== run a ==
## bfcpu_core
module bfcpu_core
(
    input  logic CLK,
    input  logic RES_N,
    output logic        BUS_REQ,
    output logic        BUS_WRITE,
    output logic [15:0] BUS_ADDR,
    output logic [ 7:0] BUS_WDATA,
    input  logic [ 7:0] BUS_RDATA,
    input  logic        BUS_RDY,
    output logic        IO_REQ,
    output logic        IO_WRITE,
    output logic [ 1:0] IO_ADDR,
    output logic [ 7:0] IO_WDATA,
    input  logic [ 7:0] IO_RDATA,
    input  logic        IO_RDY
);
make LEC_CHECK=0 ABC_AREA=1 CAP_MARGIN=20 CORE_MARGIN=2 CORE_UTILIZATION=72 CTS_CLUSTER_SIZE=77 PLACE_DENSITY_LB_ADDON=0.25 SETUP_SLACK_MARGIN=-0.44 SLEW_MARGIN=40 finish   # period 5.67 ns
run.sh (not shown) runs the stock make flow with config.mk's settings and CLKGATE_MAP_FILE=.
Run a: complete, dirty (negative setup slack)
Input-level comparison between run b and run a:
Settings: changing SETUP_SLACK_MARGIN from -0.44 to 1.91; removing ABC_AREA (formerly 1); changing PLACE_DENSITY_LB_ADDON from 0.25 to 0.24; removing CTS_CLUSTER_SIZE (formerly 77); changing SLEW_MARGIN from 40 to 20; changing the clock period (ns, I/O delays scaled along) from 5.67 to 7.49.
--- outcome ---
Run b ended with every stage complete and zero timing, DRC or antenna violations.
Compared with run a, global-route wire length before repair in run b decreased by a few percent.
The critical path depth in run b was lower than what run a gave.
Of run b and run a, it is run b that has the higher number of distinct library cells after synthesis.

Setup of yarrow:
Starting RTL as in the previous note.
clock: 15.7 ns
lec_check: 0
abc_area: 0
cap_margin: 20
cell_pad_in_sites_global_placement: 1
core_aspect_ratio: 0.76
core_margin: 7
core_utilization: 15
gpl_routability_driven: 1
max_routing_layer: met4
setup_slack_margin: 1.58
slew_margin: 20
Edits applied to the flow inputs when going from yarrow to sierra:
# yarrow
export LEC_CHECK = 0
export ABC_AREA = 0
export CAP_MARGIN = 20
export CELL_PAD_IN_SITES_GLOBAL_PLACEMENT = 1
export CORE_ASPECT_RATIO = 0.76
export CORE_MARGIN = 7
export CORE_UTILIZATION = 15
export GPL_ROUTABILITY_DRIVEN = 1
export MAX_ROUTING_LAYER = met4
export SETUP_SLACK_MARGIN = 1.58
export SLEW_MARGIN = 20
create_clock -name core_clock -period 15.7 [get_ports {CLK}]
# sierra
export LEC_CHECK = 0
export CAP_MARGIN = 20
export CORE_MARGIN = 2
export CORE_UTILIZATION = 65
export SETUP_SLACK_MARGIN = 1.91
export SLEW_MARGIN = 20
create_clock -name core_clock -period 7.81 [get_ports {CLK}]
Findings:
Density: sierra denser than yarrow
yarrow vs sierra, cell with the largest stage delay on the worst path: sky130_fd_sc_hd__o211a_1 vs sky130_fd_sc_hd__mux4_2
yarrow fits on a die that is larger than the die of sierra.
sierra ended with more multi-input logic portion of the cell area than yarrow.
Comparing global-route usage for sierra and yarrow, the bigger number came from sierra.

== job 101 ==
Starting RTL as in the previous note.
export LEC_CHECK = 0
export CAP_MARGIN = 5
export CORE_MARGIN = 2
export CORE_UTILIZATION = 71
export CTS_CLUSTER_DIAMETER = 27
export CTS_CLUSTER_SIZE = 37
export GPL_ROUTABILITY_DRIVEN = 1
export MIN_ROUTING_LAYER = met1
export SETUP_SLACK_MARGIN = 1.96
export SLEW_MARGIN = 40
create_clock -name core_clock -period 7.79 [get_ports {CLK}]
diff inputs: job 101 => job 102
- changing CORE_UTILIZATION from 71 to 40
- removing SETUP_SLACK_MARGIN (formerly 1.96)
- removing GPL_ROUTABILITY_DRIVEN (formerly 1)
- changing SLEW_MARGIN from 40 to 20
- removing CTS_CLUSTER_DIAMETER (formerly 27)
- changing CAP_MARGIN from 5 to 20
- removing CTS_CLUSTER_SIZE (formerly 37)
- removing MIN_ROUTING_LAYER (formerly met1)
- changing the clock period (ns, I/O delays scaled along) from 7.79 to 9.74
Results
Number of global-route vias before repair down 5,883 in job 102 wrt job 101
Delta (job 102 minus job 101): CTS buffer count went down 66, global-route wire length before repair fell by 17%, via count moved down.
Job 102 has non-clock buffering overhead in the final layout below what job 101 had.
Ratio of total power to cell area (job 102 / job 101): 0.62
Comparing job 101 and job 102, the lower setup slack of the worst register-to-register path is on job 101.
Job 102: combinational share of power is 4.0 points higher than what job 101 reported.
Diff job 101 -> job 102: sequential power lower; fill cell total of the finished layout higher.
Compared to job 101, the routing of job 102 uses less wire.

Starting RTL as in the previous note.
Design bfcpu_core, start of the top module:
module bfcpu_core
(
    input  logic CLK,
    input  logic RES_N,
    output logic        BUS_REQ,
    output logic        BUS_WRITE,
    output logic [15:0] BUS_ADDR,
    output logic [ 7:0] BUS_WDATA,
    input  logic [ 7:0] BUS_RDATA,
    input  logic        BUS_RDY,
    output logic        IO_REQ,
    output logic        IO_WRITE,
    output logic [ 1:0] IO_ADDR,
    output logic [ 7:0] IO_WDATA,
    input  logic [ 7:0] IO_RDATA,
    input  logic        IO_RDY
);
clock: 10.0 ns
lec_check: 0
abc_area: 1
cap_margin: 20
core_aspect_ratio: 0.65
core_margin: 2
core_utilization: 70
cts_cluster_diameter: 100
max_routing_layer: met5
slew_margin: 20
==> next run, changes <==
--- a/flow/config.mk
+++ b/flow/config.mk
@@ -7,9 +7,15 @@
 export LEC_CHECK = 0
 export ABC_AREA = 1
-export CAP_MARGIN = 20
-export CORE_ASPECT_RATIO = 0.65
+export CAP_MARGIN = 5
+export CELL_PAD_IN_SITES_DETAIL_PLACEMENT = 1
+export CELL_PAD_IN_SITES_GLOBAL_PLACEMENT = 3
+export CORE_ASPECT_RATIO = 1.09
 export CORE_MARGIN = 2
 export CORE_UTILIZATION = 70
-export CTS_CLUSTER_DIAMETER = 100
-export MAX_ROUTING_LAYER = met5
+export CTS_CLUSTER_DIAMETER = 331
+export GPL_TIMING_DRIVEN = 0
+export MAX_ROUTING_LAYER = met4
+export MIN_ROUTING_LAYER = met2
+export SETUP_SLACK_MARGIN = 2.18
 export SLEW_MARGIN = 20
+export TNS_END_PERCENT = 70
Outcome: Now the flow did not get past global placement without I/O (3_1_place_gp_skip_io) on GPL-0301; die area hardly moves; synthesized area does not change; synthesized cell count is unchanged.
==> next run, changes <==
==> flow/config.mk (replaced) <==
export PLATFORM = sky130hd
export DESIGN_NAME = bfcpu_core
export DESIGN_NICKNAME = bfcpu_core
export VERILOG_FILES = /design/flow/design.v
export SDC_FILE = /design/flow/constraint.sdc
export NUM_CORES = 4
export LEC_CHECK = 0
export CAP_MARGIN = 20
export CORE_MARGIN = 2
export CORE_UTILIZATION = 70
export SETUP_SLACK_MARGIN = -0.44
export SLEW_MARGIN = 20
==> flow/constraint.sdc (replaced) <==
create_clock -name core_clock -period 5.96 [get_ports {CLK}]
set_input_delay 1.1920 -clock core_clock [delete_from_list [all_inputs] [get_ports {CLK}]]
set_output_delay 1.1920 -clock core_clock [all_outputs]
set_load 0.01 [all_outputs]
The new run finished but fails on setup timing.
Die area goes down by 1.1%.
Synthesized cell count goes down by 28%.
Synthesized area goes down by 1.1%.
==> next run, changes <==
--- a/flow/config.mk
+++ b/flow/config.mk
@@ -8,5 +8,4 @@
 export CAP_MARGIN = 20
 export CORE_MARGIN = 2
-export CORE_UTILIZATION = 70
-export SETUP_SLACK_MARGIN = -0.44
+export CORE_UTILIZATION = 23
 export SLEW_MARGIN = 20
==> flow/constraint.sdc (replaced) <==
create_clock -name core_clock -period 11.3 [get_ports {CLK}]
set_input_delay 2.2600 -clock core_clock [delete_from_list [all_inputs] [get_ports {CLK}]]
set_output_delay 2.2600 -clock core_clock [all_outputs]
set_load 0.01 [all_outputs]
This time the run ran to the end with no violations.
Clock power drops by 47%.
Setup slack is better by 1200 ps.
Clock skew drops by 15 ps.
Power is estimated from default activity; no workload was simulated.
